==> flow/design.v <==
module MAC_Unit #(parameter WIDTH=32) (
    input logic clk,
    input logic reset,
    input  logic [WIDTH-1:0] a,
    input  logic [WIDTH-1:0] b,
    output logic [WIDTH*2-1:0] result
);
    logic [WIDTH-1:0] a_reg, b_reg;
    logic [WIDTH*2-1:0] mult_result;  
    always_ff@(posedge clk or posedge reset) begin
        if (reset) begin
            a_reg <= '0;
            b_reg <= '0;
            mult_result <= '0;
            result <= '0;
        end else begin
            a_reg <= a;
            b_reg <= b;
            mult_result <= a_reg * b_reg;  
            result <= mult_result + result;  
        end 
    end
endmodule
export LEC_CHECK = 0
export CAP_MARGIN = 40
export CORE_MARGIN = 2
export CORE_UTILIZATION = 72
export CTS_CLUSTER_SIZE = 42
export HOLD_SLACK_MARGIN = 0.27
export PLACE_DENSITY_LB_ADDON = 0.01
export SETUP_SLACK_MARGIN = 0.79
export SLEW_MARGIN = 20
create_clock -name core_clock -period 7.29 [get_ports {clk}]
run.sh (not shown) runs the stock make flow with config.mk's settings and CLKGATE_MAP_FILE=.
The baseline finished but fails on negative setup slack.
Change:
Settings changed: CAP_MARGIN 40 to 20, CORE_UTILIZATION 72 to 40, CTS_CLUSTER_SIZE 42 to default, HOLD_SLACK_MARGIN 0.27 to default, PLACE_DENSITY_LB_ADDON 0.01 to default, SETUP_SLACK_MARGIN 0.79 to default.
Clock period 7.29 ns to 8.79 ns, I/O delays scaled along.
After rerunning: This time the run completed with no timing, DRC or antenna violations. Via count goes down by roughly a tenth. Clock-buffer cell count goes up by 1. Design area goes down by a few percent.
Change:
Settings changed: CAP_MARGIN 20 to 0, CORE_UTILIZATION 40 to 72, CTS_CLUSTER_DIAMETER from default to 305, CTS_CLUSTER_SIZE from default to 42.
Clock period 8.79 ns to 6.46 ns, I/O delays scaled along.
Now the flow produced a layout that fails on negative setup slack.
Design area rises by 8.3%.
Maximum frequency grows by about 9%.
Global-route usage rose by 18 points.

========
RTL: the design.v shown in full above, as it stands there.
export LEC_CHECK = 0
export CAP_MARGIN = 35
export CELL_PAD_IN_SITES_GLOBAL_PLACEMENT = 0
export CORE_ASPECT_RATIO = 1.28
export CORE_MARGIN = 2
export CORE_UTILIZATION = 71
export CTS_CLUSTER_DIAMETER = 354
export GPL_ROUTABILITY_DRIVEN = 1
export GPL_TIMING_DRIVEN = 1
export MAX_ROUTING_LAYER = met4
export MIN_ROUTING_LAYER = met1
export PLACE_DENSITY_LB_ADDON = 0.01
export SETUP_SLACK_MARGIN = 2.0
export SLEW_MARGIN = 20
create_clock -name core_clock -period 6.77 [get_ports {clk}]
The first run completed and failed the layout checks on setup timing.
Next try:
CAP_MARGIN = 20   (was 35)
CELL_PAD_IN_SITES_GLOBAL_PLACEMENT = not set   (was 0)
CORE_ASPECT_RATIO = not set   (was 1.28)
CORE_UTILIZATION = 72   (was 71)
CTS_CLUSTER_DIAMETER = not set   (was 354)
GPL_ROUTABILITY_DRIVEN = not set   (was 1)
GPL_TIMING_DRIVEN = not set   (was 1)
MAX_ROUTING_LAYER = not set   (was met4)
MIN_ROUTING_LAYER = not set   (was met1)
PLACE_DENSITY_LB_ADDON = 0.24   (was 0.01)
SETUP_SLACK_MARGIN = not set   (was 2.0)
clock period = 7.29 ns   (was 6.77 ns; I/O delays follow)
What happened: The changed run finished but failed the layout checks on setup timing; non-clock buffer count is lower by 35; final area decreases by 0.99%; setup slack gets worse by 0.037 ns; global-route usage went up by 2.8 points.
Next try:
CAP_MARGIN = 30   (was 20)
PLACE_DENSITY_LB_ADDON = 0.01   (was 0.24)
SETUP_SLACK_MARGIN = 0.61   (was not set)
clock period = 7.36 ns   (was 7.29 ns; I/O delays follow)
After rerunning:
- The changed run finished but fails on setup timing
- wire length went down by roughly a tenth
- hold slack is better by 0.0054 ns
- first-iteration DRC count went down by a quarter to a third
- setup slack is better by 0.56 ns
- cell count went down slightly
Next try:
CAP_MARGIN = 20   (was 30)
CTS_CLUSTER_SIZE = 98   (was not set)
PLACE_DENSITY_LB_ADDON = not set   (was 0.01)
SETUP_SLACK_MARGIN = not set   (was 0.61)
TNS_END_PERCENT = 5   (was not set)
clock period = 4.88 ns   (was 7.36 ns; I/O delays follow)
The changed run reached the layout checks and failed them: setup timing.
Worst hold slack degrades by 0.0086 ns.
Worst setup slack degrades by 2.4 ns.
Die area is unchanged.
Next try:
ABC_AREA = 0   (was not set)
CTS_CLUSTER_DIAMETER = 376   (was not set)
HOLD_SLACK_MARGIN = -0.08   (was not set)
SETUP_SLACK_MARGIN = -0.46   (was not set)
The new run completed and failed the layout checks on setup timing. Critical path depth came out higher by 3. Area after synthesis is unchanged. Global-route usage went up by 0.34 points. Hold slack improved by 0.0033 ns. Via count increases by 0.30%. Wire length increases by 0.62%.
